==> flow/design.v <==
`timescale 1ns / 1ps
module Baud_Rate_Generator(
    input clk,
    input reset,
    output reg tx_clk,
    output reg rx_clk
    );
    reg [12:0] Counter_tx;
    reg [8:0] Counter_rx;
    always@(posedge clk)
    begin
        if(reset)
        begin
            Counter_tx <= 0;
            tx_clk <= 0;
        end
        else
        begin
            if(Counter_tx == 13'd5208)
            begin
                Counter_tx <= 0;
                tx_clk <= 1;
            end
            else
            begin
                Counter_tx <= Counter_tx + 1;
                tx_clk <= 0;
            end
        end
    end
    always@(posedge clk)
    begin
        if(reset)
        begin
            Counter_rx <= 0;
            rx_clk <= 0;
        end
        else
        begin
            if(Counter_rx == 9'd324)
            begin
                Counter_rx <= 0;
                rx_clk <= 1;
            end
            else
            begin
                Counter_rx <= Counter_rx + 1;
                rx_clk <= 0;
            end
        end
    end
endmodule
`timescale 1ns / 1ps
module synchronizer #(parameter width = 5)(
    input [width-1:0] data_in,
    input clk,
    input ce,
    input reset,
    output reg [width-1:0] data_out
    );
    reg [width-1:0] sync0;
    always@(posedge clk)
    begin
        if(reset)
        begin
            sync0 <= 0;
            data_out <= 0;
        end
        else if(ce)
        begin
            sync0 <= data_in;
            data_out <= sync0;
        end
    end
endmodule
`timescale 1ns / 1ps
module FIFO_wptr #(parameter FIFO_addr = 5)(
    input [FIFO_addr-1:0] rd_ptr_gr_syn,
    input clk,
    input wr_ce,
    input wr_en,
    input wr_reset,
    output wire [FIFO_addr-1:0] wr_ptr_gr,
    output reg [FIFO_addr-1:0] wr_ptr,
    output wire full,
    output reg wr_full
    );
    wire [FIFO_addr-1:0] rd_ptr;
    always@(posedge clk or posedge wr_reset)
    begin
        if(wr_reset)
        begin
            wr_ptr <= 0;
        end
        else if(wr_ce)
        begin
            if(wr_en && !full)
            begin
                wr_ptr <= wr_ptr + 1;
            end
        end
    end
    always@(posedge clk or posedge wr_reset)
    begin
        if(wr_reset)
        begin
            wr_full <= 0;
        end
        else if(wr_ce)
        begin
            wr_full <= full; 
        end
    end
    assign wr_ptr_gr = wr_ptr ^ (wr_ptr >> 1); 
    assign rd_ptr[FIFO_addr-1] = rd_ptr_gr_syn[FIFO_addr-1];
    genvar i;
    generate
        for(i=0;i<FIFO_addr-1;i=i+1)
        begin : g2b
            assign rd_ptr[i] = rd_ptr[i+1] ^ rd_ptr_gr_syn[i];
        end
    endgenerate
    assign full =   (wr_ptr[FIFO_addr-2:0] == rd_ptr[FIFO_addr-2:0]) &&
                    (wr_ptr[FIFO_addr-1]!=rd_ptr[FIFO_addr-1]);
endmodule
`timescale 1ns / 1ps
module FIFO_rptr #(parameter FIFO_addr = 5)(
    input [FIFO_addr-1:0] wr_ptr_gr_syn,
    input clk,
    input rd_ce,
    input rd_en,
    input rd_reset,
    output wire [FIFO_addr-1:0] rd_ptr_gr,
    output reg [FIFO_addr-1:0] rd_ptr,
    output wire rd_empty
    );
    reg empty;
    wire [FIFO_addr-1:0] wr_ptr;
    always@(posedge clk or posedge rd_reset)
    begin
        if(rd_reset)
        begin
            rd_ptr <= 0;
        end
        else if(rd_ce)
        begin
            if(rd_en && !rd_empty)
            begin
                rd_ptr <= rd_ptr + 1;
            end
        end
    end
    always@(posedge clk or posedge rd_reset)
    begin
        if(rd_reset)
        begin
            empty <= 0;
        end
        else if(rd_ce)
        begin
            empty <= rd_empty; 
        end
    end
    assign rd_ptr_gr = rd_ptr ^ (rd_ptr >> 1); 
    assign wr_ptr[FIFO_addr-1] = wr_ptr_gr_syn[FIFO_addr-1];
    genvar i;
    generate
        for(i=0;i<FIFO_addr-1;i=i+1)
        begin : g2b
            assign wr_ptr[i] = wr_ptr[i+1] ^ wr_ptr_gr_syn[i];
        end
    endgenerate
    assign rd_empty = (wr_ptr == rd_ptr) ? 1'b1 : 1'b0;
endmodule
`timescale 1ns / 1ps
module FIFO_mem #(parameter FIFO_Width = 8, parameter FIFO_Depth = 16,
            parameter FIFO_addr = 5)(
    input clk,
    input wr_ce,
    input wr_en,
    input wr_full,
    input wr_reset,
    input [FIFO_Width-1:0] wr_data,
    input [FIFO_addr-1:0] wr_ptr,
    input rd_ce,
    input rd_en,
    input rd_reset,
    input [FIFO_addr-1:0] rd_ptr,
    output reg [FIFO_Width-1:0] rd_data
    );
    wire wr_en_s;
    reg [FIFO_Width-1:0] mem [0:FIFO_Depth-1];
    integer i;
    assign wr_en_s = wr_en & ~wr_full;
    always@(posedge clk or posedge wr_reset)
    begin
        if(wr_reset)
        begin
            for(i=0;i<FIFO_Depth;i=i+1)
            begin
                mem[i] <= 0;
            end
        end
        else if(wr_ce)
        begin
            if(wr_en_s)
            begin
                mem[wr_ptr[FIFO_addr-2:0]] <= wr_data;
            end
        end
    end
    always@(posedge clk or posedge rd_reset)
    begin
        if(rd_reset)
        begin
            rd_data <= 0;
        end
        else if(rd_ce)
        begin
            if(rd_en)
            begin
                rd_data <= mem[rd_ptr[FIFO_addr-2:0]];
            end
        end
    end
endmodule
`timescale 1ns / 1ps
module FIFO #(  parameter FIFO_WIDTH = 8,
                parameter FIFO_DEPTH = 16,
                parameter FIFO_addr = 5)
    (
    input clk,
    input wr_ce,rd_ce,
    input wr_reset,rd_reset,
    input wr_en,rd_en,
    input [FIFO_WIDTH-1 : 0] data_in,
    output wire full,empty,
    output wire [FIFO_WIDTH-1:0] data_out
    );
    wire [FIFO_addr-1:0] wr_ptr_gr,wr_ptr,rd_ptr_gr,rd_ptr,wr_ptr_gr_syn,rd_ptr_gr_syn;
    wire full_now;
    FIFO_wptr F0 (  .rd_ptr_gr_syn(rd_ptr_gr_syn), .clk(clk), .wr_ce(wr_ce),
                    .wr_en(wr_en), .wr_reset(wr_reset),
                    .wr_ptr_gr(wr_ptr_gr), .wr_ptr(wr_ptr),
                    .full(full_now), .wr_full(full));
    synchronizer F1 (.data_in(wr_ptr_gr), .clk(clk), .ce(rd_ce), .reset(rd_reset),
                        .data_out(wr_ptr_gr_syn));
    FIFO_rptr F2 (  .wr_ptr_gr_syn(wr_ptr_gr_syn), .clk(clk), .rd_ce(rd_ce),
                    .rd_en(rd_en), .rd_reset(rd_reset),
                    .rd_ptr_gr(rd_ptr_gr), .rd_ptr(rd_ptr),
                    .rd_empty(empty));
    synchronizer F3 (.data_in(rd_ptr_gr), .clk(clk), .ce(wr_ce), .reset(wr_reset),
                        .data_out(rd_ptr_gr_syn));
    FIFO_mem F4 (   .clk(clk), .wr_ce(wr_ce), .rd_ce(rd_ce),
                    .wr_reset(wr_reset), .rd_reset(rd_reset),
                    .wr_en(wr_en), .rd_en(rd_en), .wr_full(full_now),
                    .wr_ptr(wr_ptr), .rd_ptr(rd_ptr),
                    .wr_data(data_in), .rd_data(data_out));
endmodule
`timescale 1ns / 1ps
module UART_TX #(   parameter Width = 8,
                    parameter Depth = 16,
                    parameter Addr = 5)(
    input clk,
    input tx_ce,
    input reset,
    input tx_start,
    input [7:0] tx_data,
    output tx_busy,
    output reg tx_serial
    );
    localparam  IDLE = 3'b000,
                START = 3'b001,
                DATA = 3'b010,
  				PARITY = 3'b011,
                STOP = 3'b100;
    reg [2:0] state, next_state;
    reg [2:0] count;
    reg [7:0] data_reg;
  	wire parity_bit;
    always@(posedge clk or posedge reset)
    begin
        if(reset)
        begin
            state <= IDLE;
        end
        else if(tx_ce)
        begin
            state <= next_state;
        end
    end
    always@(*)
    begin
        case(state)
            IDLE:   next_state = tx_start ? START : IDLE;
            START:  next_state = DATA;
          	DATA:   next_state = (count == 7) ? PARITY : DATA;
          	PARITY:	next_state = STOP;
            STOP:   next_state = IDLE;
            default:next_state = IDLE;
        endcase
    end
    always@(posedge clk or posedge reset)
    begin
        if(reset)
        begin
            count <= 0;
            data_reg <= 0;
        end
        else if(tx_ce)
        begin
            case(state)
                IDLE:   begin
                            count <= 0;
                            data_reg <= 0;
                        end
                START:  begin
                            count <= 0;
                            data_reg <= tx_data;
                        end
                DATA:   begin
                            count <= count + 1'b1;
                        end
                STOP:   begin
                            count <= 0;
                        end
                default:count <= 0;
            endcase
        end
    end
    always@(posedge clk or posedge reset)
    begin
        if(reset)
        begin
            tx_serial <= 1;
        end
        else if(tx_ce)
        begin
            case(state)
                IDLE:   begin
                            tx_serial <= 1'b1;
                        end
                START:  begin
                            tx_serial <= 1'b0; 
                        end
                DATA:   begin
                            tx_serial <= data_reg[count]; 
                        end
              	PARITY:	begin
                  			tx_serial <= parity_bit; 
                		end
                STOP:   begin
                            tx_serial <= 1'b1; 
                        end
                default:tx_serial <= 1'b1;
            endcase
        end
    end
    assign parity_bit = ^data_reg; 
    assign tx_busy = (state != IDLE);
endmodule
`timescale 1ns / 1ps
module UART_RX #(   parameter Width = 8,
                    parameter Depth = 16,
                    parameter Addr = 5)(
    input clk,
    input rx_ce,
    input reset,
    input rx_serial,
    output rx_busy,
    output [7:0] rx_data,
    output reg rx_done
    );
    localparam  IDLE = 3'b000,
                START = 3'b001,
                DATA = 3'b010,
                HOLD1 = 3'b011,
                HOLD2 = 3'b100,
  				PARITY = 3'b101,
                STOP = 3'b110;
    reg [2:0] state, next_state;
    reg [2:0] count;
    reg [7:0] data_reg;
    reg [7:0] sample_cnt;
  	wire parity_bit;
    always@(posedge clk or posedge reset)
    begin
        if(reset)
        begin
            state <= IDLE;
        end
        else if(rx_ce)
        begin
            state <= next_state;
        end
    end
    always@(*)
    begin
        case(state)
            IDLE:   next_state = rx_serial ? IDLE : START;
            START:  next_state = (sample_cnt == 16) ? DATA : START;
          	DATA:   next_state = ((count == 7) && (sample_cnt == 16)) ? PARITY : DATA;
          	PARITY:	next_state = (sample_cnt == 16) ? ((parity_bit != rx_serial) ? IDLE : STOP) : PARITY;  
            STOP:   next_state = (sample_cnt == 16) ? (rx_serial ? IDLE : STOP) : STOP;
            default:next_state = IDLE;
        endcase
    end
    always@(posedge clk or posedge reset)
    begin
        if(reset)
        begin
            data_reg <= 8'd0;
            rx_done <= 1'b0;
            count <= 0;
        end
        else if(rx_ce)
        begin
            rx_done <= 0;
            if((state == DATA || state == START) && sample_cnt == 16)
            begin
                count <= count + 1;
                data_reg <= {rx_serial,data_reg[7:1]};
            end
            else if((state == STOP) && sample_cnt == 16)
            begin
                if(rx_serial)  
                begin
                    rx_done <= 1'b1;  
                end
                else
                begin
                    rx_done <= 1'b0;
                end
            end
        end
    end
    always@(posedge clk or posedge reset)
    begin
        if(reset)
        begin
            sample_cnt <= 0;
        end
        else if(rx_ce)
        begin
            if(sample_cnt == 16)
            begin
                sample_cnt <= 0;
            end
            else if(state == IDLE)
                sample_cnt <= 0;
            else
            begin
                sample_cnt <= sample_cnt + 1;
            end
        end
    end
    assign parity_bit = ^data_reg; 
    assign rx_busy = (state != IDLE);
	assign rx_data = data_reg;
endmodule
`timescale 1ns / 1ps
module UART_FIFO(
    input clk,
    input reset,
    input [7:0] data_in,
    input data_valid,
    output [7:0] data_out
    );
    wire tx_clk, rx_clk;
    wire tx_fifo_full, tx_fifo_empty;
    wire rx_fifo_full, rx_fifo_empty;
    wire tx_busy,rx_busy; 
    wire rx_done;
    wire [7:0] tx_fifo_data_out;
    wire [7:0] rx_data;
    wire serial_data;
    reg tx_start;
    wire tx_fifo_wr_en;
    reg tx_fifo_rd_en;
    reg rx_fifo_wr_en;
    wire rx_fifo_rd_en;
    assign tx_fifo_wr_en = data_valid;
    assign rx_fifo_rd_en = ~rx_fifo_empty;
    always@(posedge clk or posedge reset)
    begin
        if(reset)
        begin
            tx_start <= 0;
            tx_fifo_rd_en <= 0;
        end
        else if(tx_clk)
        begin
            if((tx_fifo_empty==0)&&(tx_busy==0)&&(tx_start==0))
            begin
                tx_start <= 1'b1;
                tx_fifo_rd_en <= 1'b1;
            end
            else
            begin
                tx_start <= 1'b0;
                tx_fifo_rd_en <= 1'b0;
            end
        end
    end
    always@(posedge clk or posedge reset)
    begin
        if(reset)
        begin
            rx_fifo_wr_en <= 0;
        end
        else if(rx_clk)
        begin
            rx_fifo_wr_en <= ~rx_fifo_full & rx_done;
        end
    end
    Baud_Rate_Generator m0 (.clk(clk), .reset(reset),
                .tx_clk(tx_clk), .rx_clk(rx_clk));
    UART_TX m1 (.clk(clk), .tx_ce(tx_clk), .reset(reset),
                .tx_start(tx_start), .tx_data(tx_fifo_data_out),
                .tx_busy(tx_busy), .tx_serial(serial_data));
    FIFO m2 (.clk(clk), .wr_ce(1'b1), .rd_ce(tx_clk),  
                .wr_reset(reset), .rd_reset(reset),
                .wr_en(tx_fifo_wr_en), .rd_en(tx_fifo_rd_en),
                .data_in(data_in),
                .full(tx_fifo_full), .empty(tx_fifo_empty),
                .data_out(tx_fifo_data_out));
    UART_RX m3 (.clk(clk), .rx_ce(rx_clk), .reset(reset),
                .rx_serial(serial_data),
                .rx_busy(rx_busy), .rx_data(rx_data),
                .rx_done(rx_done));
    FIFO m4 (.clk(clk), .wr_ce(rx_clk), .rd_ce(1'b1),  
                .wr_reset(reset), .rd_reset(reset),
                .wr_en(rx_fifo_wr_en), .rd_en(rx_fifo_rd_en),
                .data_in(rx_data),
                .full(rx_fifo_full), .empty(rx_fifo_empty),
                .data_out(data_out));
endmodule
==> flow/run.sh <==
#!/bin/bash
# the make line also repeats each setting of config.mk as NAME=value (left out here)
make -C /OpenROAD-flow-scripts/flow DESIGN_CONFIG=/design/flow/config.mk WORK_HOME=/design/flow/orfs CLKGATE_MAP_FILE= finish
==> flow/config.mk <==
export PLATFORM = sky130hd
export DESIGN_NAME = UART_FIFO
export DESIGN_NICKNAME = UART_FIFO
export VERILOG_FILES = /design/flow/design.v
export SDC_FILE = /design/flow/constraint.sdc
export NUM_CORES = 4
export LEC_CHECK = 0
export CAP_MARGIN = 20
export CORE_ASPECT_RATIO = 0.51
export CORE_MARGIN = 2
export CORE_UTILIZATION = 40
export CTS_CLUSTER_SIZE = 88
export HOLD_SLACK_MARGIN = -0.1
export MAX_ROUTING_LAYER = met4
export PLACE_DENSITY_LB_ADDON = 0.05
export SLEW_MARGIN = 20
==> flow/constraint.sdc <==
create_clock -name core_clock -period 20.0 [get_ports {clk}]
set_input_delay 4.0000 -clock core_clock [delete_from_list [all_inputs] [get_ports {clk}]]
set_output_delay 4.0000 -clock core_clock [all_outputs]
set_load 0.01 [all_outputs]
==> impl_metrics.toml, run 1 <==
# yosys + openroad results
[yosys]
yosysTopAreaCell = "dfrtp_1"
synthDistinctLibCells = 74
logic_family = "multiplexers"
syn_area_per_cell_um2 = 12.22
synthTopCellsByCount = "dfrtp_1, mux2_2, nand2_1"
mux_area_share_pct = 18.88
synth_cells = 1514
area_leaders = "dfrtp_1, mux2_2, dfxtp_1, ha_1, xnor2_1"
yosys-stat-area_um2 = 18500
yosys.area_share.xor_xnor_pct = 3.557
synthSimpleGateAreaFrac_pct = 7.851
ys_seq_share_pct = 52.25
syn_area_um2 = 18500
synth_stat.cells = 1514
top_cell = "dfrtp_1"
synth_nets = 1571
fa_ha_area_share_pct = 3.111
aoi_share_pct = 11.37
synth_flop_count = 399
synth-edff-count = 0
yosys_warnings = 9
top_area_share_pct = 45.04
async_flop_share_pct = 83.96
synth_top_flop_cell = "dfrtp_1"

[final_layout]
area_delta_synth_final_pct = 11.54
n_fill_cell = 4237
finish.net_count = 1566

[final_timing]
clock_skew_ps = 10.95
drv_slew = 0
setup_tns_ps = 0
whs_ps = 441.4
slew_headroom_pct = 23.83
rsz0062_at_grt = "no"
hold_violations = 0
min_period_ps = 5654
fmax_mhz = 176.9
period_used_pct = 28.27
finalSetupViolations = 0
tightest_slew_ps = 1142

[pwr]
clock_power_mw = 0.779
p_leak_nw = 8.935
p_comb_share_pct = 20.3
seqPwrFrac_pct = 45.4
power_mw = 2.274
pg_comb_mw = 0.463
clock_power_share_pct = 34.2
p_int_mw = 1.597
switchingPower_mw = 0.6772
switching_share_pct = 29.78
powerDensity_nw_per_um2 = 110.2
maxPowerGroup = "sequential cells"
peakVddDrop_uv = 54.21
p_seq_mw = 1.03

[critical_path]
cp.arrival_ps = 6070
cp_slowest_stage_delay_ps = 830
critical-path-top-delay-family = "buffers and inverters"
crit_chain = "clkdlybuf4s50_1 -> nand3_1 -> a21oi_2 -> mux2_2"
cp.required_ps = 20420
crit_end = "m2.F4.mem[10][6]"
cp.depth = 4
reg2regPathDepth = 7
start_kind = "input port"
cp_slowest_cell = "clkdlybuf4s50_1"
rrSetupSlack_ps = 16750
crit_fanout = 17
worst-path-buf-inv = 1
timing.rr.start = "m2.F2.rd_ptr[3]"
cp-end-kind = "flip-flop"
timing.rr.end = "m2.F4.rd_data[4]"
path_class = "in2reg"
crit_start = "data_valid"

[detailed_routing]
num_vias = 12060
routed_wirelength_um = 49720
wl_per_cell_um = 23.14
drt_drc_violations_left = 0
viasPerCell = 5.612
drtPass1Iterations = 5
antenna_left = 0
n_antenna_cell = 0
drt-initial-drc-count = 980

[global_routing]
grt_usage_pct = 21.56
antenna_found_initial = 0
grt_pass1_wl_um = 76100
grt-ovfl-total = 0
grt_max_degree = 178
first_global_vias = 11610

[clocking]
cts_tree = "yes"
cts_setup_buffers = 0
holdBufCountCts = 0
clock_latency_ps = 540
clockBufferDepth = 3
h-tree-depth = 2
cts_resized = 0
cts_buffers = 39
cts.reportedPaths.clkPinSlew_ps = 70
clock-sinks = 399
root_buffer = "clkbuf_16"

[floorplan]
fp.dieH_um = 157.6
fp_util_pct = 40.38
die_w_um = 305.2
std_cell_rows = 56
chipArea_um2 = 48090
io_pins = 19
core_area_um2 = 45820

[placement]
place.gp.congestion = 0.7878
hpwl_um = 34360
io_buffers = 18

[min_path]
min_from = "m2.F3.sync0[2]"
holdPathEnd = "m2.F3.data_out[2]"
hp-class = "reg2reg"
hold_depth = 1

[flow_run]
warnings = 57
cap_violations = 0

[status]
status = "timing/DRC/antenna clean"
[area by class of cell]
cell class | count | area (um2) | area share [%]
clock buffer | 63 | 1261 | 6.111
sequential | 399 | 9667 | 46.84
timing repair buffer | 40 | 352.8 | 1.710
clock inverter | 8 | 90.09 | 0.4365
tap | 609 | 762.0 | 3.692
inverter | 47 | 183.9 | 0.8912
multi-input combinational | 982 | 8320 | 40.32
[routing by layer]
metal / vias up / wire length (um) / track usage, %
li1: 5507 / - / -
met1: 6186 / 28390 / 36.47
met2: 315 / 16470 / 23.36
met3: 47 / 4337 / 6.760
met4: 0 / 516 / 2.979
met5: - / 0 / -
[per-stage QoR]
step                area, um2  cells  setup WS [ps]  util, %
finish                  20640   2148          14350    45.04
CTS                     20620   2147          14440    45.00
floorplan               18500   1514           6680        -
global placement        19270   2076          13860    42.05
detailed placement      19270   2076          13870    42.05
global route            20640   2148          14290    45.04
==> inputs of run 2 (changes only) <==
Settings changed: ABC_AREA set to 1, CORE_ASPECT_RATIO 0.51 to unset, CORE_UTILIZATION 40 to 72, CTS_CLUSTER_SIZE 88 to 80, HOLD_SLACK_MARGIN -0.1 to unset, MAX_ROUTING_LAYER met4 to unset, PLACE_DENSITY_LB_ADDON 0.05 to 0.2, SETUP_SLACK_MARGIN set to 1.01.
Clock period 20.0 ns to 3.43 ns, I/O delays scaled along.
==> run 2 against run 1 <==
Compared with the run above:
- combinational power went up to 4.8 times the previous value
- sequential cell count unchanged
- first-iteration DRC count up 130%
- cell count rose by 32%
- global-route usage increased by 17 points
- synthesized cell count is 63% higher
- hold slack worse by 32 ps
- die size shrank 40%
- core utilization grew 36 points
==> impl_metrics.toml, run 2 <==
# yosys + openroad results
[critical_path]
critPathMostFrequentCell = "nand2_1"
start_kind = "flip-flop"
crit_end = "m2.F4.rd_data[5]"
reg2regPathDepth = 10
cp-end-kind = "flip-flop"
cp_slowest_cell = "nor4_1"
cp.depth = 10
timing.rr.end = "m2.F4.rd_data[5]"
critical-path-top-delay-family = "simple AND/OR/NAND/NOR gates"
cp.arrival_ps = 2810
cp.required_ps = 3870
timing.rr.start = "m2.F2.rd_ptr[3]"
crit_start = "m2.F2.rd_ptr[3]"
rrSetupSlack_ps = 1060
crit_fanout = 8
path_class = "reg2reg"
worst-path-buf-inv = 2
cp_slowest_stage_delay_ps = 460
crit_chain = "inv_1 -> ha_1 -> nand2_1 -> inv_1 -> nand2_1 -> nand4_1 -> nor4_1 -> nand2_1 -> nand2_1 -> nand2_1"

[min_path]
min_from = "m4.F1.sync0[0]"
holdPathEnd = "m4.F1.data_out[0]"
hp-class = "reg2reg"
hold_depth = 2

[clocking]
cts_tree = "yes"
cts_buffers = 41
clockBufferDepth = 3
cts.reportedPaths.clkPinSlew_ps = 70
root_buffer = "clkbuf_16"
h-tree-depth = 2
clock_latency_ps = 550
clock-sinks = 399

[floorplan]
chipArea_um2 = 28660
fp_util_pct = 73.20
fp.dieH_um = 169.3
io_pins = 19
std_cell_rows = 60
die_w_um = 169.3
core_area_um2 = 26880

[final_timing]
setup_slack_ps = 1056
min_period_ps = 2374
fmax_mhz = 421.3
drv_slew = 0
hold_violations = 0
slew_headroom_pct = 31.65
rsz0062_at_grt = "no"
period_used_pct = 69.20
whs_ps = 409.7
setup_tns_ps = 0
finalSetupViolations = 0
tightest_slew_ps = 1022
clock_skew_ps = 10.02

[global_routing]
grt_usage_pct = 38.30
grt-ovfl-total = 0
antenna_found_initial = 0
grt_pass1_wl_um = 87550
first_global_vias = 16970
grt_max_degree = 114

[pwr]
powerDensity_nw_per_um2 = 601.9
clock_power_mw = 4.90
maxPowerGroup = "sequential cells"
peakVddDrop_uv = 703.2
switching_share_pct = 30.34
clock_power_share_pct = 37.6
p_seq_mw = 5.92
p_comb_share_pct = 17.1
p_int_mw = 9.096
switchingPower_mw = 3.961
p_leak_nw = 11.27
pg_comb_mw = 2.24
seqPwrFrac_pct = 45.3
power_mw = 13.06

[placement]
place_area_um2 = 20000
dpl.cell_count = 2759
io_buffers = 18
place.gp.congestion = 0.9853
preCtsSetupSlack_ps = 935.0
hpwl_um = 34980

[yosys]
top_cell = "nand2_1"
synth_cells = 2473
async_flop_share_pct = 83.96
synthTopCellsByCount = "nand2_1, dfrtp_1, nand4_1"
ys_seq_share_pct = 49.14
yosys-stat-area_um2 = 19670
synth_nets = 2530
top_area_share_pct = 42.36
yosysTopAreaCell = "dfrtp_1"
area_leaders = "dfrtp_1, nand2_1, dfxtp_1, nand4_1, inv_1"
yosys.area_share.xor_xnor_pct = 2.270
logic_family = "simple AND/OR/NAND/NOR gates"
synth_flop_count = 399
synthSimpleGateAreaFrac_pct = 35.02
synth_stat.cells = 2473
synth_top_flop_cell = "dfrtp_1"
syn_area_um2 = 19670
mux_area_share_pct = 0.5151
aoi_share_pct = 3.752
yosys_warnings = 9
fa_ha_area_share_pct = 2.925
synth-edff-count = 0
syn_area_per_cell_um2 = 7.955
synthDistinctLibCells = 45

[detailed_routing]
routed_wirelength_um = 54060
drtPass1Iterations = 9
wl_per_cell_um = 19.01
viasPerCell = 6.194
drt_drc_violations_left = 0
num_vias = 17620
antenna_left = 0
drt-initial-drc-count = 2288
n_antenna_cell = 0

[final_layout]
finish.net_count = 2532
final_cells = 2844
area_delta_synth_final_pct = 10.26
fin_util_pct = 80.71
final_area_um2 = 21690

[flow_run]
cap_violations = 0
warnings = 55

[status]
status = "timing/DRC/antenna clean"
## run 2: what timing repair did
item | CTS | global route
pin swaps | 2 | 2
cloned | 2 | 0
gates resized | 5 | 17
hold buffers | 0 | 0
setup buffers | 3 | 9
endpoints found under the setup margin | 152 | 104
## run 2: routing by layer
layer  wire [um]  vias up  GRT usage (%)
met5           0        -              0
met4        3573        0          23.08
met1       20040     8303          48.88
met2       25320     1061          62.25
met3        5130      250          5.924
li1            -     8002              -
## run 2: final cells by class
cell class / count / area, um2
tap: 341 / 426.7
clock buffer: 53 / 1161
sequential: 399 / 9669
fill: 1720 / 5184
timing repair buffer: 57 / 565.5
inverter: 190 / 724.4
clock inverter: 18 / 310.3
multi-input combinational: 1786 / 8835
==> inputs of run 3 (changes only) <==
Settings changed: ABC_AREA 1 to unset, CTS_CLUSTER_SIZE 80 to 10, HOLD_SLACK_MARGIN set to 0.29, SETUP_SLACK_MARGIN 1.01 to 0.92.
==> run 3 against run 2 <==
Compared with the run above:
- cell area fell by 4.5%
- synthesized cell count fell by 39%
- cell count fell by 34%
- largest cell class unchanged
==> impl_metrics.toml, run 3 <==
# yosys + openroad results
[pwr]
clock_power_mw = 4.26
maxPowerGroup = "sequential cells"
p_seq_mw = 6.12
clock_power_share_pct = 32.2
peakVddDrop_uv = 591.1
pg_comb_mw = 2.86
switching_share_pct = 30.15
p_int_mw = 9.250
switchingPower_mw = 3.992
p_comb_share_pct = 21.6
p_leak_nw = 9.019
powerDensity_nw_per_um2 = 639.0
seqPwrFrac_pct = 46.2

[yosys]
area_leaders = "dfrtp_1, mux2_2, dfxtp_1, ha_1, xnor2_1"
synth_flop_count = 399
synthDistinctLibCells = 74
yosysTopAreaCell = "dfrtp_1"
yosys_warnings = 9
fa_ha_area_share_pct = 3.111
logic_family = "multiplexers"
synthSimpleGateAreaFrac_pct = 7.851
synth-edff-count = 0
ys_seq_share_pct = 52.25
yosys.area_share.xor_xnor_pct = 3.557
synth_nets = 1571
top_area_share_pct = 45.04
synth_cells = 1514
syn_area_per_cell_um2 = 12.22
async_flop_share_pct = 83.96
mux_area_share_pct = 18.88
top_cell = "dfrtp_1"
synth_top_flop_cell = "dfrtp_1"
synthTopCellsByCount = "dfrtp_1, mux2_2, nand2_1"
yosys-stat-area_um2 = 18500
syn_area_um2 = 18500
synth_stat.cells = 1514
aoi_share_pct = 11.37

[clocking]
cts_buffers = 46
clockBufferDepth = 3
clock_latency_ps = 560
clock-sinks = 399
h-tree-depth = 2
root_buffer = "clkbuf_16"
cts_tree = "yes"
holdBufCountCts = 0
cts.reportedPaths.clkPinSlew_ps = 60

[detailed_routing]
drt_drc_violations_left = 0
antenna_left = 0
n_antenna_cell = 0
drtPass1Iterations = 7
wl_per_cell_um = 23.40
viasPerCell = 6.765
routed_wirelength_um = 44190
num_vias = 12780
drt-initial-drc-count = 1499

[final_layout]
finish.net_count = 1596
area_delta_synth_final_pct = 12.00
fin_util_pct = 82.29
n_fill_cell = 1309

[final_timing]
drv_slew = 0
finalSetupViolations = 0
whs_ps = 327.8
setup_tns_ps = 0
hold_violations = 0
rsz0062_at_grt = "yes"
period_used_pct = 72.89
setup_slack_ps = 929.8
slew_headroom_pct = 32.38
fmax_mhz = 400.0
min_period_ps = 2500
clock_skew_ps = 21.96
tightest_slew_ps = 1013

[placement]
place.gp.congestion = 0.9320
hpwl_um = 27370
io_buffers = 18
preCtsSetupSlack_ps = 793.1

[floorplan]
chipArea_um2 = 27000
fp.dieH_um = 164.3
die_w_um = 164.3
fp_util_pct = 73.48
std_cell_rows = 58
core_area_um2 = 25180
io_pins = 19

[flow_run]
warnings = 60
cap_violations = 0

[global_routing]
grt-ovfl-total = 0
grt_usage_pct = 32.93
first_global_vias = 12690
antenna_found_initial = 0
grt_pass1_wl_um = 69010
grt_max_degree = 117

[critical_path]
cp.depth = 5
cp.arrival_ps = 2930
worst-path-buf-inv = 0
cp_slowest_stage_delay_ps = 660
critical-path-top-delay-family = "AND-OR/OR-AND gates"
reg2regPathDepth = 5
cp_slowest_cell = "a21oi_2"
timing.rr.start = "m4.F0.wr_ptr[2]"
path_class = "reg2reg"
rrSetupSlack_ps = 930
cp-end-kind = "flip-flop"
crit_start = "m4.F0.wr_ptr[2]"
cp.required_ps = 3860
start_kind = "flip-flop"
crit_end = "m4.F4.mem[4][6]"
crit_chain = "xnor2_1 -> mux2i_1 -> o22ai_4 -> a21oi_2 -> mux2_2"
timing.rr.end = "m4.F4.mem[4][6]"
crit_fanout = 13

[status]
status = "timing/DRC/antenna clean"

[min_path]
hp-class = "in2async"
[run 3: routing by layer]
layer | global-route usage, % | up-vias | wire length (um)
met5 | 0 | - | 0
met4 | 15.03 | 0 | 1680
met3 | 6.237 | 139 | 3275
met2 | 54.60 | 637 | 22160
met1 | 42.26 | 6457 | 17080
li1 | - | 5546 | -
[run 3: area by class of cell]
cell class              instances  area [um2]  share of cell area (%)
inverters                      47       180.2                  0.8695
flip-flops and latches        399        9669                   46.66
repair buffers                 63       663.1                   3.200
well taps                     330       412.9                   1.993
multi-input cells             982        8536                   41.19
clock buffers                  64        1219                   5.881
clock inverters                 4       42.54                  0.2053
[run 3: timing repair]
item / in CTS / in global routing
resized: 19 / 23
cloned: 0 / 0
setup buffers: 1 / 19
setup endpoints to repair: 168 / 266
pin swaps: 1 / 19
[run 3: per-stage QoR]
step	power, mW	instances	cell area (um2)
finish	13.24	1889	20720
global route	13.73	1889	20720
CTS	13.08	1870	20330
detailed placement	8.764	1801	18960
global placement	8.649	1801	18960
floorplan	7.874	1514	18510
==> inputs of run 4 (changes only) <==
Settings changed: CELL_PAD_IN_SITES_DETAIL_PLACEMENT set to 0, CELL_PAD_IN_SITES_GLOBAL_PLACEMENT set to 0, CORE_ASPECT_RATIO set to 1.83, CTS_CLUSTER_SIZE 10 to unset, GPL_ROUTABILITY_DRIVEN set to 1, HOLD_SLACK_MARGIN 0.29 to unset, SETUP_SLACK_MARGIN 0.92 to 0.06, SLEW_MARGIN 20 to 0.
==> run 4 against run 3 <==
Compared with the run above:
- still clean
- worst setup slack lost 200 ps
- first-iteration DRC count shrank 46%
- die size grew 0.22%
- sequential share of layout area grew 1.1 points
- via count shrank 2.8%
- fmax shrank 7.4%
- synthesized cell count is the same
- critical endpoint is now m2.F4.mem[7][4]
- largest power group unchanged
==> impl_metrics.toml, run 4 <==
# yosys + openroad results
[detailed_routing]
antenna_left = 0
n_antenna_cell = 0
routed_wirelength_um = 43820
drtPass1Iterations = 5
num_vias = 12420
viasPerCell = 6.643
drt-initial-drc-count = 810
drt_drc_violations_left = 0
wl_per_cell_um = 23.43

[min_path]
hp-class = "reg2reg"
holdPathEnd = "rx_fifo_wr_en"
hold_depth = 1
min_from = "m4.F0.wr_full"

[final_layout]
area_delta_synth_final_pct = 9.332
fin_util_pct = 79.94
finish.net_count = 1576

[yosys]
top_cell = "dfrtp_1"
async_flop_share_pct = 83.96
yosys-stat-area_um2 = 18500
logic_family = "multiplexers"
aoi_share_pct = 11.37
top_area_share_pct = 45.04
syn_area_um2 = 18500
fa_ha_area_share_pct = 3.111
syn_area_per_cell_um2 = 12.22
synth_cells = 1514
yosys.area_share.xor_xnor_pct = 3.557
synth_top_flop_cell = "dfrtp_1"
mux_area_share_pct = 18.88
yosys_warnings = 9
synthTopCellsByCount = "dfrtp_1, mux2_2, nand2_1"
synth_nets = 1571
synthSimpleGateAreaFrac_pct = 7.851
ys_seq_share_pct = 52.25
synth-edff-count = 0
synth_stat.cells = 1514
synthDistinctLibCells = 74
synth_flop_count = 399
area_leaders = "dfrtp_1, mux2_2, dfxtp_1, ha_1, xnor2_1"
yosysTopAreaCell = "dfrtp_1"

[critical_path]
crit_chain = "xnor2_1 -> mux2i_1 -> o22ai_2 -> buf_4 -> a21oi_2 -> buf_4 -> mux2_2"
crit_fanout = 15
path_class = "reg2reg"
worst-path-buf-inv = 2
critPathMostFrequentCell = "buf_4"
cp.arrival_ps = 3120
crit_start = "m2.F0.wr_ptr[2]"
crit_end = "m2.F4.mem[7][4]"
cp.depth = 7
cp_slowest_stage_delay_ps = 830
reg2regPathDepth = 7
cp-end-kind = "flip-flop"
start_kind = "flip-flop"
timing.rr.start = "m2.F0.wr_ptr[2]"
timing.rr.end = "m2.F4.mem[7][4]"
rrSetupSlack_ps = 730
cp.required_ps = 3850
cp_slowest_cell = "o22ai_2"
critical-path-top-delay-family = "AND-OR/OR-AND gates"

[pwr]
maxPowerGroup = "sequential cells"
seqPwrFrac_pct = 47.4
peakVddDrop_uv = 594.9
p_comb_share_pct = 20.4
p_leak_nw = 8.919
clock_power_mw = 4.10
switching_share_pct = 29.48
pg_comb_mw = 2.60
powerDensity_nw_per_um2 = 630.3
p_seq_mw = 6.05
clock_power_share_pct = 32.2
p_int_mw = 8.991
power_mw = 12.75
switchingPower_mw = 3.760

[clocking]
cts_resized = 0
cts.reportedPaths.clkPinSlew_ps = 70
clock-sinks = 399
clockBufferDepth = 3
cts_buffers = 37
h-tree-depth = 2
cts_tree = "yes"
holdBufCountCts = 0
clock_latency_ps = 540
root_buffer = "clkbuf_16"
cts_setup_buffers = 0

[floorplan]
fp.dieH_um = 220.9
core_area_um2 = 25300
io_pins = 19
std_cell_rows = 79
die_w_um = 122.5
chipArea_um2 = 27060
fp_util_pct = 73.12

[global_routing]
grt_pass1_wl_um = 70300
antenna_found_initial = 0
grt_max_degree = 145
first_global_vias = 13210
grt_usage_pct = 33.47
grt-ovfl-total = 0

[final_timing]
slew_headroom_pct = 31.66
rsz0062_at_grt = "no"
clock_skew_ps = 16.56
drv_slew = 0
min_period_ps = 2699
period_used_pct = 78.68
tightest_slew_ps = 1025
fmax_mhz = 370.5
whs_ps = 433.2
finalSetupViolations = 0
hold_violations = 0
setup_slack_ps = 731.2

[status]
status = "timing/DRC/antenna clean"

[placement]
hpwl_um = 29660
place.gp.congestion = 0.9074
preCtsSetupSlack_ps = 727.9
io_buffers = 18

[flow_run]
cap_violations = 0
warnings = 56
## run 4: area by class of cell
class | count | area, um2
flip-flops and latches | 399 | 9667
multi-input cells | 982 | 8313
fillers | 1500 | 5075
clock buffers | 55 | 1105
repair buffers | 52 | 460.4
well taps | 324 | 405.4
inverters | 47 | 180.2
clock inverters | 11 | 98.84
## run 4: stage by stage
step,std cells,area [um2],setup TNS [ps]
after floorplan,1514,18510,-624620
after global placement,1804,19030,0
after detailed placement,1804,19030,0
after CTS,1870,20230,0
after global routing,1870,20230,0
final,1870,20230,0
## run 4: routing by layer
layer  wire length (um)  up-vias  global-route usage [%]
met2              23620      403                   59.19
met4               3238        0                   21.99
li1                   -     5510                       -
met1              15260     6324                   36.71
met3               1695      185                   4.356
met5                  0        -                       0
==> inputs of run 5 (changes only) <==
Settings changed: CELL_PAD_IN_SITES_DETAIL_PLACEMENT 0 to unset, CELL_PAD_IN_SITES_GLOBAL_PLACEMENT 0 to unset, CORE_ASPECT_RATIO 1.83 to unset, CORE_UTILIZATION 72 to 66, GPL_ROUTABILITY_DRIVEN 1 to unset, PLACE_DENSITY_LB_ADDON 0.2 to unset, SETUP_SLACK_MARGIN 0.06 to unset, SLEW_MARGIN 0 to 20.
Clock period 3.43 ns to 6.37 ns, I/O delays scaled along.
==> run 5 against run 4 <==
Compared with the run above:
- count of clock-buffer cells in the layout is 12 higher
- synthesized area stayed put
- largest cell class unchanged
- still clean on timing, DRC and antenna
- cell count is 2.7% higher
- wire length is 5.2% lower
- via count is 2.7% lower
- sequential cell count stayed put
- register-to-register slack better by 2800 ps
- critical path depth is 3 lower
==> impl_metrics.toml, run 5 <==
# yosys + openroad results
[pwr]
p_int_mw = 5.081
peakVddDrop_uv = 364.8
maxPowerGroup = "sequential cells"
switchingPower_mw = 2.076
pg_comb_mw = 1.42
p_seq_mw = 3.27
clock_power_share_pct = 34.6
p_comb_share_pct = 19.8
powerDensity_nw_per_um2 = 350.7
clock_power_mw = 2.47
switching_share_pct = 29.00
p_leak_nw = 8.952
seqPwrFrac_pct = 45.6

[final_timing]
drv_slew = 0
min_period_ps = 2917
fmax_mhz = 342.8
finalSetupViolations = 0
hold_violations = 0
rsz0062_at_grt = "no"
slew_headroom_pct = 31.24
setup_tns_ps = 0
period_used_pct = 45.79
whs_ps = 433.8
tightest_slew_ps = 1018
clock_skew_ps = 19.21

[floorplan]
std_cell_rows = 61
chipArea_um2 = 29390
fp_util_pct = 66.78
io_pins = 19
die_w_um = 171.4
core_area_um2 = 27710
fp.dieH_um = 171.4

[detailed_routing]
drtPass1Iterations = 7
num_vias = 12080
antenna_left = 0
routed_wirelength_um = 41550
wl_per_cell_um = 21.64
drt-initial-drc-count = 1107
viasPerCell = 6.294
drt_drc_violations_left = 0
n_antenna_cell = 0

[critical_path]
worst-path-buf-inv = 1
cp.required_ps = 6790
crit_fanout = 17
timing.rr.start = "m2.F2.rd_ptr[0]"
cp.arrival_ps = 3340
cp_slowest_stage_delay_ps = 990
cp_slowest_cell = "clkdlybuf4s50_1"
crit_chain = "clkdlybuf4s50_1 -> nand3_1 -> a21oi_2 -> mux2_2"
rrSetupSlack_ps = 3520
critical-path-top-delay-family = "buffers and inverters"
cp-end-kind = "flip-flop"
timing.rr.end = "m2.F4.rd_data[4]"
path_class = "in2reg"
crit_end = "m2.F4.mem[5][6]"
cp.depth = 4
crit_start = "data_valid"
reg2regPathDepth = 7
start_kind = "input port"

[global_routing]
grt_usage_pct = 29.17
first_global_vias = 12140
grt_pass1_wl_um = 66900
antenna_found_initial = 0
grt_max_degree = 174
grt-ovfl-total = 0

[yosys]
aoi_share_pct = 11.37
synth_cells = 1514
synth_nets = 1571
fa_ha_area_share_pct = 3.111
synth_stat.cells = 1514
mux_area_share_pct = 18.88
synth_top_flop_cell = "dfrtp_1"
yosysTopAreaCell = "dfrtp_1"
synth-edff-count = 0
syn_area_per_cell_um2 = 12.22
async_flop_share_pct = 83.96
yosys_warnings = 9
logic_family = "multiplexers"
ys_seq_share_pct = 52.25
syn_area_um2 = 18500
yosys.area_share.xor_xnor_pct = 3.557
synthTopCellsByCount = "dfrtp_1, mux2_2, nand2_1"
yosys-stat-area_um2 = 18500
synth_flop_count = 399
top_area_share_pct = 45.04
synthSimpleGateAreaFrac_pct = 7.851
synthDistinctLibCells = 74
top_cell = "dfrtp_1"
area_leaders = "dfrtp_1, mux2_2, dfxtp_1, ha_1, xnor2_1"

[clocking]
clock_latency_ps = 540
cts_buffers = 42
cts_tree = "yes"
cts_setup_buffers = 0
cts.reportedPaths.clkPinSlew_ps = 60
clockBufferDepth = 3
clock-sinks = 399
cts_resized = 0
holdBufCountCts = 0
h-tree-depth = 2
root_buffer = "clkbuf_16"

[min_path]
hold_depth = 1
hp-class = "reg2reg"
min_from = "m4.F1.sync0[3]"
holdPathEnd = "m4.F1.data_out[3]"

[final_layout]
fin_util_pct = 73.65
area_delta_synth_final_pct = 10.29
finish.net_count = 1566
final_cells = 1920

[placement]
dpl.cell_count = 1842
hpwl_um = 26000
place.gp.congestion = 0.8965
io_buffers = 18

[status]
status = "timing/DRC/antenna clean"

[flow_run]
cap_violations = 0
warnings = 60
## run 5: cell type report
| type | instances | area [um2] |
|---|---|---|
| flip-flops and latches | 399 | 9667 |
| inverters | 47 | 180.2 |
| clock inverters | 10 | 100.1 |
| clock buffers | 67 | 1310 |
| fillers | 1927 | 7300 |
| repair buffers | 37 | 362.8 |
| well taps | 378 | 473.0 |
| multi-input cells | 982 | 8313 |
## run 5: stage by stage
step	power [mW]	setup WS [ps]	instance area, um2
2_1_floorplan	4.240	-568.6	18510
3_3_place_gp	4.654	3016	18970
3_5_place_dp	4.693	2985	18970
4_1_cts	7.171	3522	20380
5_1_grt	7.459	3372	20410
6_report	7.157	3453	20410
## run 5: routing by layer
layer / up-vias / GRT usage, % / part of all wire (%)
li1: 5507 / - / -
met1: 6141 / 39.55 / 43
met2: 353 / 48.86 / 49
met3: 83 / 3.613 / 5.1
met4: 0 / 10.13 / 3.0
met5: - / 0 / 0
==> inputs of run 6 (changes only) <==
Settings changed: CAP_MARGIN 20 to 25, CELL_PAD_IN_SITES_DETAIL_PLACEMENT set to 2, CORE_MARGIN 2 to 7, CORE_UTILIZATION 66 to 34, CTS_CLUSTER_SIZE set to 11, GPL_ROUTABILITY_DRIVEN set to 0, GPL_TIMING_DRIVEN set to 0, MAX_ROUTING_LAYER set to met4, MIN_ROUTING_LAYER set to met2, SETUP_SLACK_MARGIN set to -0.01, SLEW_MARGIN 20 to 0.
Clock period 6.37 ns to 5.33 ns, I/O delays scaled along.
==> run 6 against run 5 <==
Compared with the run above:
- worst setup slack lost 1600 ps
- combinational power grew 44%
- non-clock buffer count grew 80
- clock skew grew 12 ps
- die size grew 110%
- sequential share of layout area shrank 1.7 points
- register-to-register slack lost 1700 ps
- first-iteration DRC count grew to 3.4 times the previous value
- hold slack gained 8.3 ps
- largest power group unchanged
- highest routed layer unchanged
==> impl_metrics.toml, run 6 <==
# yosys + openroad results
[floorplan]
die_w_um = 247.3
io_pins = 19
fp.dieH_um = 247.3
chipArea_um2 = 61150
std_cell_rows = 85
fp_util_pct = 34.38
core_area_um2 = 53810

[detailed_routing]
drtPass1Iterations = 8
viasPerCell = 7.947
num_vias = 18410
drt-initial-drc-count = 3801
antenna_left = 0
routed_wirelength_um = 66160
drt_drc_violations_left = 0
wl_per_cell_um = 28.56

[yosys]
synth-edff-count = 0
synthDistinctLibCells = 74
mux_area_share_pct = 18.88
logic_family = "multiplexers"
fa_ha_area_share_pct = 3.111
syn_area_um2 = 18500
area_leaders = "dfrtp_1, mux2_2, dfxtp_1, ha_1, xnor2_1"
syn_area_per_cell_um2 = 12.22
yosys.area_share.xor_xnor_pct = 3.557
yosys-stat-area_um2 = 18500
synth_stat.cells = 1514
synth_nets = 1571
yosysTopAreaCell = "dfrtp_1"
yosys_warnings = 9
synth_top_flop_cell = "dfrtp_1"
synthTopCellsByCount = "dfrtp_1, mux2_2, nand2_1"
aoi_share_pct = 11.37
synth_cells = 1514
synth_flop_count = 399
async_flop_share_pct = 83.96
ys_seq_share_pct = 52.25
top_cell = "dfrtp_1"
top_area_share_pct = 45.04
synthSimpleGateAreaFrac_pct = 7.851

[critical_path]
crit_start = "m2.F2.rd_ptr[1]"
reg2regPathDepth = 9
timing.rr.start = "m2.F2.rd_ptr[1]"
path_class = "reg2reg"
cp_slowest_cell = "clkbuf_1"
cp_slowest_stage_delay_ps = 600
crit_end = "m2.F4.rd_data[0]"
cp-end-kind = "flip-flop"
critical-path-top-delay-family = "buffers and inverters"
rrSetupSlack_ps = 1810
timing.rr.end = "m2.F4.rd_data[0]"
cp.required_ps = 5790
start_kind = "flip-flop"
crit_chain = "inv_1 -> ha_1 -> clkbuf_1 -> clkbuf_1 -> o31ai_1 -> o21a_1 -> nor4_1 -> buf_2 -> o31ai_1"
cp.depth = 9
crit_fanout = 10
worst-path-buf-inv = 4
cp.arrival_ps = 3990

[placement]
dpl.cell_count = 2237
io_buffers = 17
hpwl_um = 41590

[final_timing]
hold_violations = 0
whs_ps = 442.2
min_period_ps = 3523
finalSetupViolations = 0
period_used_pct = 66.09
tightest_slew_ps = 1080
rsz0062_at_grt = "no"
drv_slew = 0
fmax_mhz = 283.9
setup_tns_ps = 0
slew_headroom_pct = 28.01
clock_skew_ps = 30.96

[min_path]
hold_depth = 1
min_from = "m2.F3.sync0[1]"
hp-class = "reg2reg"
holdPathEnd = "m2.F3.data_out[1]"

[final_layout]
finish.net_count = 1649
final_cells = 2316
fin_util_pct = 39.33
area_delta_synth_final_pct = 14.38

[global_routing]
grt_max_degree = 44
first_global_vias = 22160
grt_pass1_wl_um = 101200
antenna_found_initial = 0
grt_usage_pct = 34.19
grt-ovfl-total = 0

[pwr]
peakVddDrop_uv = 295.7
maxPowerGroup = "sequential cells"
p_int_mw = 6.044
switchingPower_mw = 3.052
p_seq_mw = 3.96
p_comb_share_pct = 22.5
pg_comb_mw = 2.05
powerDensity_nw_per_um2 = 429.8
clock_power_share_pct = 33.9
power_mw = 9.095
seqPwrFrac_pct = 43.6
switching_share_pct = 33.55
p_leak_nw = 9.073
clock_power_mw = 3.08

[clocking]
cts_setup_buffers = 0
cts.reportedPaths.clkPinSlew_ps = 70
clock-sinks = 399
clockBufferDepth = 3
cts_tree = "yes"
holdBufCountCts = 0
clock_latency_ps = 600
root_buffer = "clkbuf_16"
cts_resized = 0
h-tree-depth = 2
cts_buffers = 45

[status]
status = "timing/DRC/antenna clean"

[flow_run]
warnings = 54
cap_violations = 0
-- run 6: through the flow --
step | area (um2) | setup slack [ps]
global placement | 19550 | -4561
global route | 21160 | 1738
CTS | 21110 | 2104
floorplan | 18510 | -1401
finish | 21160 | 1807
detailed placement | 19740 | 2077
-- run 6: layer usage --
layer	global-route usage, %	vias up	part of all wire, %
li1	-	5595	-
met3	38.73	854	37
met2	42.19	5927	51
met4	10.57	0	12
met1	-	6030	0
met5	-	-	0
-- run 6: layout make-up --
type / instances / area (um2)
Multi-Input combinational cell: 982 / 8292
Sequential cell: 399 / 9667
Fill cell: 5463 / 32650
Clock inverter: 4 / 56.30
Inverter: 47 / 180.2
Buffer: 86 / 376.6
Timing Repair Buffer: 31 / 407.9
Antenna cell: 1 / 2.502
Tap cell: 696 / 870.8
Clock buffer: 70 / 1311
==> inputs of run 7 (changes only) <==
Settings changed: ABC_AREA set to 1, CAP_MARGIN 25 to 35, CELL_PAD_IN_SITES_DETAIL_PLACEMENT 2 to unset, CORE_MARGIN 7 to 2, CORE_UTILIZATION 34 to 65, CTS_CLUSTER_DIAMETER set to 266, CTS_CLUSTER_SIZE 11 to unset, GPL_ROUTABILITY_DRIVEN 0 to unset, GPL_TIMING_DRIVEN 0 to 1, HOLD_SLACK_MARGIN set to 0.17, MAX_ROUTING_LAYER met4 to unset, MIN_ROUTING_LAYER met2 to met1, PLACE_DENSITY_LB_ADDON set to 0.05, SETUP_SLACK_MARGIN -0.01 to 0.7, SLEW_MARGIN 0 to 20.
Clock period 5.33 ns to 3.88 ns, I/O delays scaled along.
==> run 7 against run 6 <==
Compared with the run above:
- still clean
- count of clock-buffer cells in the layout is 11 lower
- combinational power is 9% lower
- synthesized cell count is 63% higher
- fmax is 26% higher
- global-route usage is 0.10 points higher
- sequential power is 32% higher
- first-iteration DRC count is 58% lower
- via count is 7.8% lower
- critical path depth is 3 higher
- largest power group unchanged
- highest routed layer unchanged
==> impl_metrics.toml, run 7 <==
# yosys + openroad results
[min_path]
min_from = "m4.F1.sync0[1]"
holdPathEnd = "m4.F1.data_out[1]"
hp-class = "reg2reg"
hold_depth = 2

[clocking]
cts_buffers = 42
h-tree-depth = 2
cts_setup_buffers = 0
cts_resized = 0
clockBufferDepth = 3
holdBufCountCts = 0
cts_tree = "yes"
clock_latency_ps = 540
cts.reportedPaths.clkPinSlew_ps = 60
root_buffer = "clkbuf_16"
clock-sinks = 399

[critical_path]
crit_start = "m4.F3.data_out[4]"
crit_chain = "inv_2 -> nand2_1 -> nand3_2 -> nand2_1 -> nand2_1 -> nand2_1 -> nand2_2 -> nand3_4 -> nand3_4 -> nor2_1 -> nand2_1 -> nand2_1"
worst-path-buf-inv = 1
critical-path-top-delay-family = "simple AND/OR/NAND/NOR gates"
critPathMostFrequentCell = "nand2_1"
cp.arrival_ps = 3280
timing.rr.end = "m4.F4.mem[2][3]"
rrSetupSlack_ps = 1070
cp.required_ps = 4350
crit_end = "m4.F4.mem[2][3]"
cp.depth = 12
reg2regPathDepth = 12
timing.rr.start = "m4.F3.data_out[4]"
cp-end-kind = "flip-flop"
cp_slowest_cell = "nor2_1"
start_kind = "flip-flop"
crit_fanout = 18
path_class = "reg2reg"
cp_slowest_stage_delay_ps = 700

[pwr]
clock_power_mw = 4.39
maxPowerGroup = "sequential cells"
power_mw = 11.48
switching_share_pct = 29.65
p_seq_mw = 5.21
p_int_mw = 8.073
peakVddDrop_uv = 502.3
powerDensity_nw_per_um2 = 531.5
clock_power_share_pct = 38.3
pg_comb_mw = 1.87
p_leak_nw = 11.22
p_comb_share_pct = 16.3
switchingPower_mw = 3.403
seqPwrFrac_pct = 45.4

[global_routing]
grt_max_degree = 110
grt-ovfl-total = 0
grt_usage_pct = 34.29
first_global_vias = 16430
grt_pass1_wl_um = 85500
antenna_found_initial = 0

[yosys]
yosys_warnings = 9
ys_seq_share_pct = 49.14
synth_top_flop_cell = "dfrtp_1"
synthSimpleGateAreaFrac_pct = 35.02
mux_area_share_pct = 0.5151
synth_cells = 2473
top_area_share_pct = 42.36
yosys.area_share.xor_xnor_pct = 2.270
top_cell = "nand2_1"
area_leaders = "dfrtp_1, nand2_1, dfxtp_1, nand4_1, inv_1"
syn_area_per_cell_um2 = 7.955
synth_stat.cells = 2473
synth_nets = 2530
synthDistinctLibCells = 45
async_flop_share_pct = 83.96
aoi_share_pct = 3.752
fa_ha_area_share_pct = 2.925
synth_flop_count = 399
logic_family = "simple AND/OR/NAND/NOR gates"
synthTopCellsByCount = "nand2_1, dfrtp_1, nand4_1"
yosysTopAreaCell = "dfrtp_1"
synth-edff-count = 0
yosys-stat-area_um2 = 19670
syn_area_um2 = 19670

[final_timing]
finalSetupViolations = 0
clock_skew_ps = 13.33
drv_slew = 0
rsz0062_at_grt = "no"
slew_headroom_pct = 35.01
fmax_mhz = 356.4
setup_tns_ps = 0
min_period_ps = 2806
tightest_slew_ps = 971.8
period_used_pct = 72.31
hold_violations = 0

[detailed_routing]
routed_wirelength_um = 52860
wl_per_cell_um = 18.32
antenna_left = 0
num_vias = 16970
n_antenna_cell = 0
drtPass1Iterations = 6
drt_drc_violations_left = 0
met3_wirelength_um = 3591
met2_length_um = 25140
viasPerCell = 5.882
drt-initial-drc-count = 1589
dr.max_layer_used = "met4"
wl_met1_um = 21460

[final_layout]
area_delta_synth_final_pct = 9.756
finish.net_count = 2518

[status]
status = "timing/DRC/antenna clean"

[placement]
hpwl_um = 35710
place.gp.congestion = 0.9943
io_buffers = 18

[flow_run]
cap_violations = 0
warnings = 57

[floorplan]
core_area_um2 = 29720
fp.dieH_um = 178.0
die_w_um = 178.0
chipArea_um2 = 31680
io_pins = 19
fp_util_pct = 66.20
std_cell_rows = 63
[run 7: layer usage]
| layer | track usage, % | vias to the layer above |
|---|---|---|
| li1 | - | 7973 |
| met3 | 4.625 | 173 |
| met1 | 44.63 | 8106 |
| met5 | 0 | - |
| met2 | 56.33 | 718 |
| met4 | 17.76 | 0 |
[run 7: through the flow]
step	worst slack, ps	hold WS, ps	util [%]	instance area, um2	std cells
floorplan	981.0	388.3	-	19680	2473
global placement	1360	392.5	67.24	19980	2801
detailed placement	1236	394.9	67.29	20000	2802
CTS	1168	407.5	72.46	21530	2880
global route	1002	425.6	72.66	21590	2885
finish	1074	406.3	72.66	21590	2885
[run 7: area by class of cell]
class / count / area [um2]
clock buffer: 59 / 1289
clock inverter: 19 / 249.0
fill: 2331 / 8124
inverter: 190 / 720.7
multi-input combinational: 1784 / 8752
sequential: 399 / 9667
tap: 390 / 488.0
timing repair buffer: 44 / 427.9
==> inputs of run 8 (changes only) <==
Settings changed: ABC_AREA 1 to unset, CAP_MARGIN 35 to 20, CELL_PAD_IN_SITES_DETAIL_PLACEMENT set to 0, CELL_PAD_IN_SITES_GLOBAL_PLACEMENT set to 0, CORE_ASPECT_RATIO set to 0.91, CORE_UTILIZATION 65 to 72, CTS_CLUSTER_DIAMETER 266 to 38, CTS_CLUSTER_SIZE set to 10, GPL_ROUTABILITY_DRIVEN set to 1, GPL_TIMING_DRIVEN 1 to unset, HOLD_SLACK_MARGIN 0.17 to -0.08, MIN_ROUTING_LAYER met1 to unset, PLACE_DENSITY_LB_ADDON 0.05 to 0.2, SETUP_SLACK_MARGIN 0.7 to 1.01, SLEW_MARGIN 20 to 15.
Clock period 3.88 ns to 3.43 ns, I/O delays scaled along.
==> run 8 against run 7 <==
Compared with the run above:
- die size decreased by 15%
- via count decreased by 22%
- fmax increased by 12%
- sequential share of layout area increased by 0.48 points
- worst setup slack got worse by 160 ps
- wire length decreased by 7.2%
- sequential power increased by 18%
- synthesized area decreased by 6.0%
- clock power increased by 6.6%
- clock skew increased by 6.2 ps
- global-route usage about the same
- synthesized cell count decreased by 39%
- critical endpoint is now m2.F4.rd_data[4]
- highest routed layer unchanged
==> impl_metrics.toml, run 8 <==
# yosys + openroad results
[status]
status = "timing/DRC/antenna clean"

[yosys]
async_flop_share_pct = 83.96
mux_area_share_pct = 18.88
aoi_share_pct = 11.37
syn_area_per_cell_um2 = 12.22
synth_cells = 1514
synth_stat.cells = 1514
fa_ha_area_share_pct = 3.111
synth-edff-count = 0
logic_family = "multiplexers"
top_area_share_pct = 45.04
synth_flop_count = 399
top_cell = "dfrtp_1"
syn_area_um2 = 18500
synthTopCellsByCount = "dfrtp_1, mux2_2, nand2_1"
area_leaders = "dfrtp_1, mux2_2, dfxtp_1, ha_1, xnor2_1"
synth_nets = 1571
synthDistinctLibCells = 74
synthSimpleGateAreaFrac_pct = 7.851
yosys-stat-area_um2 = 18500
yosysTopAreaCell = "dfrtp_1"
synth_top_flop_cell = "dfrtp_1"
yosys_warnings = 9
yosys.area_share.xor_xnor_pct = 3.557
ys_seq_share_pct = 52.25

[floorplan]
io_pins = 19
fp.dieH_um = 156.9
chipArea_um2 = 27000
core_area_um2 = 25050
std_cell_rows = 55
die_w_um = 172.0
fp_util_pct = 73.87

[clocking]
h-tree-depth = 2
holdBufCountCts = 0
cts.reportedPaths.clkPinSlew_ps = 60
root_buffer = "clkbuf_16"
clock_latency_ps = 570
clock-sinks = 399
cts_tree = "yes"
cts_buffers = 49
clockBufferDepth = 3

[critical_path]
cp.arrival_ps = 2960
start_kind = "flip-flop"
worst-path-buf-inv = 1
critical-path-top-delay-family = "AND-OR/OR-AND gates"
timing.rr.end = "m2.F4.rd_data[4]"
reg2regPathDepth = 7
crit_end = "m2.F4.rd_data[4]"
crit_fanout = 9
path_class = "reg2reg"
cp-end-kind = "flip-flop"
cp.required_ps = 3880
crit_chain = "inv_1 -> ha_4 -> a222oi_1 -> o221ai_1 -> nor3_2 -> a211oi_1 -> a21o_1"
timing.rr.start = "m2.F2.rd_ptr[1]"
rrSetupSlack_ps = 920
crit_start = "m2.F2.rd_ptr[1]"
cp_slowest_stage_delay_ps = 710
cp.depth = 7
cp_slowest_cell = "a222oi_1"

[pwr]
maxPowerGroup = "sequential cells"
p_leak_nw = 9.268
switching_share_pct = 30.98
powerDensity_nw_per_um2 = 649.7
clock_power_mw = 4.68
p_seq_mw = 6.13
switchingPower_mw = 4.305
seqPwrFrac_pct = 44.1
p_int_mw = 9.591
clock_power_share_pct = 33.7
peakVddDrop_uv = 753.3
p_comb_share_pct = 22.2
pg_comb_mw = 3.08

[global_routing]
grt_usage_pct = 34.30
grt_max_degree = 136
antenna_found_initial = 1
grt_pass1_wl_um = 71630
grt-ovfl-total = 0
first_global_vias = 13360

[detailed_routing]
routed_wirelength_um = 49030
drt_drc_violations_left = 0
antenna_left = 0
wl_per_cell_um = 25.46
drt-initial-drc-count = 1647
viasPerCell = 6.915
num_vias = 13320
drtPass1Iterations = 7

[final_timing]
clock_skew_ps = 19.53
period_used_pct = 73.24
drv_slew = 0
finalSetupViolations = 0
setup_slack_ps = 917.9
min_period_ps = 2512
slew_headroom_pct = 42.49
hold_violations = 0
tightest_slew_ps = 859.9
rsz0062_at_grt = "yes"
fmax_mhz = 398.1

[final_layout]
final_cells = 1926
finish.net_count = 1614
fin_util_pct = 85.38
seq_area_um2 = 9677
comb_area_um2 = 8696
n_fill_cell = 1192
area_delta_synth_final_pct = 15.59

[placement]
preCtsSetupSlack_ps = 687.7
dpl.cell_count = 1811
io_buffers = 18
place.gp.congestion = 0.9084
hpwl_um = 27390

[min_path]
hp-class = "reg2reg"
holdPathEnd = "m2.F3.data_out[4]"
min_from = "m2.F3.sync0[4]"
hold_depth = 1

[flow_run]
cap_violations = 0
warnings = 60
[run 8: final cells by class]
class / count / share of cell area [%]
clock buffers: 68 / 6.300
well taps: 342 / 2.001
clock inverters: 9 / 0.3803
flip-flops and latches: 399 / 45.24
multi-input cells: 983 / 40.66
diodes: 1 / 0.01170
inverters: 47 / 0.8424
repair buffers: 77 / 4.563
[run 8: repair_timing]
| item | 4_1_cts | 5_1_grt |
|---|---|---|
| pin swaps | 2 | 31 |
| endpoints found under the setup margin | 237 | 265 |
| gates resized | 32 | 38 |
| setup buffers | 2 | 33 |
| cloned | 0 | 1 |
| endpoints found under the hold margin | 0 | 0 |
[run 8: metal layers]
| layer | GRT usage, % | vias to the layer above | wire length, um |
|---|---|---|---|
| li1 | - | 5590 | - |
| met5 | 0 | - | 0 |
| met3 | 6.714 | 220 | 3957 |
| met4 | 18.93 | 0 | 2470 |
| met2 | 56.11 | 759 | 24360 |
| met1 | 43.34 | 6750 | 18250 |
[run 8: through the flow]
step           cell area (um2)  total power, mW  hold WS (ps)  setup TNS [ps]
5_1_grt                  21390            14.30         462.0               0
2_1_floorplan            18510            7.874         413.8         -624620
3_3_place_gp             18980            8.582         418.8               0
3_5_place_dp             18980            8.739         421.2               0
4_1_cts                  20600            13.52         440.5               0
6_report                 21390            13.90         442.4               0
==> inputs of run 9 (changes only) <==
Settings changed: CELL_PAD_IN_SITES_DETAIL_PLACEMENT 0 to unset, CELL_PAD_IN_SITES_GLOBAL_PLACEMENT 0 to unset, CORE_ASPECT_RATIO 0.91 to unset, CORE_UTILIZATION 72 to 70, CTS_CLUSTER_DIAMETER 38 to 30, CTS_CLUSTER_SIZE 10 to 13, GPL_ROUTABILITY_DRIVEN 1 to unset, HOLD_SLACK_MARGIN -0.08 to unset, PLACE_DENSITY_LB_ADDON 0.2 to 0.28, SETUP_SLACK_MARGIN 1.01 to 2.26, SLEW_MARGIN 15 to 20.
Clock period 3.43 ns to 19.5 ns, I/O delays scaled along.
==> run 9 against run 8 <==
Compared with the run above:
- core utilization decreased by 1.9 points
- sequential power is 83% lower
- via count is 1.2% lower
- hold slack worse by 2.5 ps
- synthesized cell count unchanged
- non-clock buffer count fell by 42
- clock skew grew 11 ps
- wire length is 3.5% lower
- largest power group is now the clock network
- still clean
- largest cell class unchanged
- clock power shrank about 70%
- critical path type is now in2async
==> impl_metrics.toml, run 9 <==
# yosys + openroad results
[status]
status = "timing/DRC/antenna clean"

[yosys]
synthTopCellsByCount = "dfrtp_1, mux2_2, nand2_1"
top_cell = "dfrtp_1"
fa_ha_area_share_pct = 3.111
yosys_warnings = 9
synth_stat.cells = 1514
synth_cells = 1514
area_leaders = "dfrtp_1, mux2_2, dfxtp_1, ha_1, xnor2_1"
mux_area_share_pct = 18.88
top_area_share_pct = 45.04
syn_area_um2 = 18500
synth_flop_count = 399
synthSimpleGateAreaFrac_pct = 7.851
synth-edff-count = 0
async_flop_share_pct = 83.96
ys_seq_share_pct = 52.25
yosys.area_share.xor_xnor_pct = 3.557
yosys-stat-area_um2 = 18500
yosysTopAreaCell = "dfrtp_1"
synth_nets = 1571
logic_family = "multiplexers"
aoi_share_pct = 11.37
syn_area_per_cell_um2 = 12.22
synth_top_flop_cell = "dfrtp_1"
synthDistinctLibCells = 74

[detailed_routing]
drt_drc_violations_left = 0
n_antenna_cell = 0
routed_wirelength_um = 47310
drt-initial-drc-count = 1536
num_vias = 13160
drtPass1Iterations = 6
wl_per_cell_um = 24.35
viasPerCell = 6.772
antenna_left = 0

[pwr]
seqPwrFrac_pct = 36.3
powerDensity_nw_per_um2 = 136.0
clock_power_mw = 1.41
switchingPower_mw = 0.8497
p_leak_nw = 9.557
peakVddDrop_uv = 135.1
clock_power_share_pct = 47.7
p_comb_share_pct = 16.1
p_seq_mw = 1.07
p_int_mw = 2.102
pg_comb_mw = 0.474
maxPowerGroup = "the clock network"
switching_share_pct = 28.79

[clocking]
cts.reportedPaths.clkPinSlew_ps = 50
root_buffer = "clkbuf_16"
clockBufferDepth = 3
clock_latency_ps = 590
cts_resized = 0
h-tree-depth = 3
clock-sinks = 399
cts_buffers = 79
cts_setup_buffers = 0
cts_tree = "yes"
holdBufCountCts = 0

[min_path]
hold_depth = 1
holdPathEnd = "m4.F1.data_out[0]"
min_from = "m4.F1.sync0[0]"
hp-class = "reg2reg"

[final_timing]
drv_slew = 0
clock_skew_ps = 30.17
slew_headroom_pct = 23.43
rsz0062_at_grt = "no"
finalSetupViolations = 0
fmax_mhz = 163.0
period_used_pct = 31.46
hold_violations = 0
tightest_slew_ps = 1149
min_period_ps = 6135
setup_tns_ps = 0
whs_ps = 440.0

[floorplan]
io_pins = 19
core_area_um2 = 25980
fp.dieH_um = 166.6
die_w_um = 166.6
fp_util_pct = 71.21
std_cell_rows = 59
chipArea_um2 = 27750

[global_routing]
grt_usage_pct = 34.29
grt-ovfl-total = 0
first_global_vias = 13760
antenna_found_initial = 0
grt_max_degree = 112
grt_pass1_wl_um = 75800

[critical_path]
start_kind = "input port"
crit_end = "m4.F4.mem[6][5]"
cp.arrival_ps = 6710
timing.rr.end = "m4.F4.rd_data[5]"
timing.rr.start = "m4.F2.rd_ptr[3]"
cp.depth = 4
cp-end-kind = "asynchronous set/reset pin"
crit_fanout = 111
critical-path-top-delay-family = "buffers and inverters"
critPathMostFrequentCell = "buf_4"
reg2regPathDepth = 7
crit_start = "reset"
rrSetupSlack_ps = 16470
crit_chain = "buf_2 -> inv_8 -> buf_4 -> buf_4"
cp.required_ps = 20070
worst-path-buf-inv = 4
cp_slowest_stage_delay_ps = 860
path_class = "in2async"
cp_slowest_cell = "buf_4"

[final_layout]
fin_util_pct = 83.51
n_fill_cell = 1247
area_delta_synth_final_pct = 17.28
finish.net_count = 1601

[placement]
hpwl_um = 25680
io_buffers = 18
place.gp.congestion = 0.8346

[flow_run]
cap_violations = 0
warnings = 55
==> run 9: layout make-up <==
class	count	area [um2]	share of cell area (%)
clock buffers	101	2170	9.998
well taps	335	419.2	1.932
inverters	47	183.9	0.8476
repair buffers	35	306.5	1.413
multi-input cells	982	8313	38.31
clock inverters	44	641.9	2.958
flip-flops and latches	399	9667	44.55
==> run 9: per-layer routing <==
metal / vias to the layer above / GRT usage, % / wire length, um
met2: 685 / 58.03 / 23800
li1: 5618 / - / -
met1: 6682 / 43.18 / 18220
met5: - / 0 / 0
met4: 0 / 15.78 / 1944
met3: 173 / 6.369 / 3348
==> run 9: stage by stage <==
stage / instances / power [mW] / worst slack (ps) / instance area [um2]
5_1_grt: 1943 / 3.041 / 12880 / 21700
3_5_place_dp: 1798 / 1.522 / 12690 / 18890
3_3_place_gp: 1798 / 1.492 / 12760 / 18890
2_1_floorplan: 1514 / 1.385 / 6280 / 18500
4_1_cts: 1943 / 2.946 / 13290 / 21700
6_report: 1943 / 2.952 / 13360 / 21700
Power is estimated from default activity; no workload was simulated.
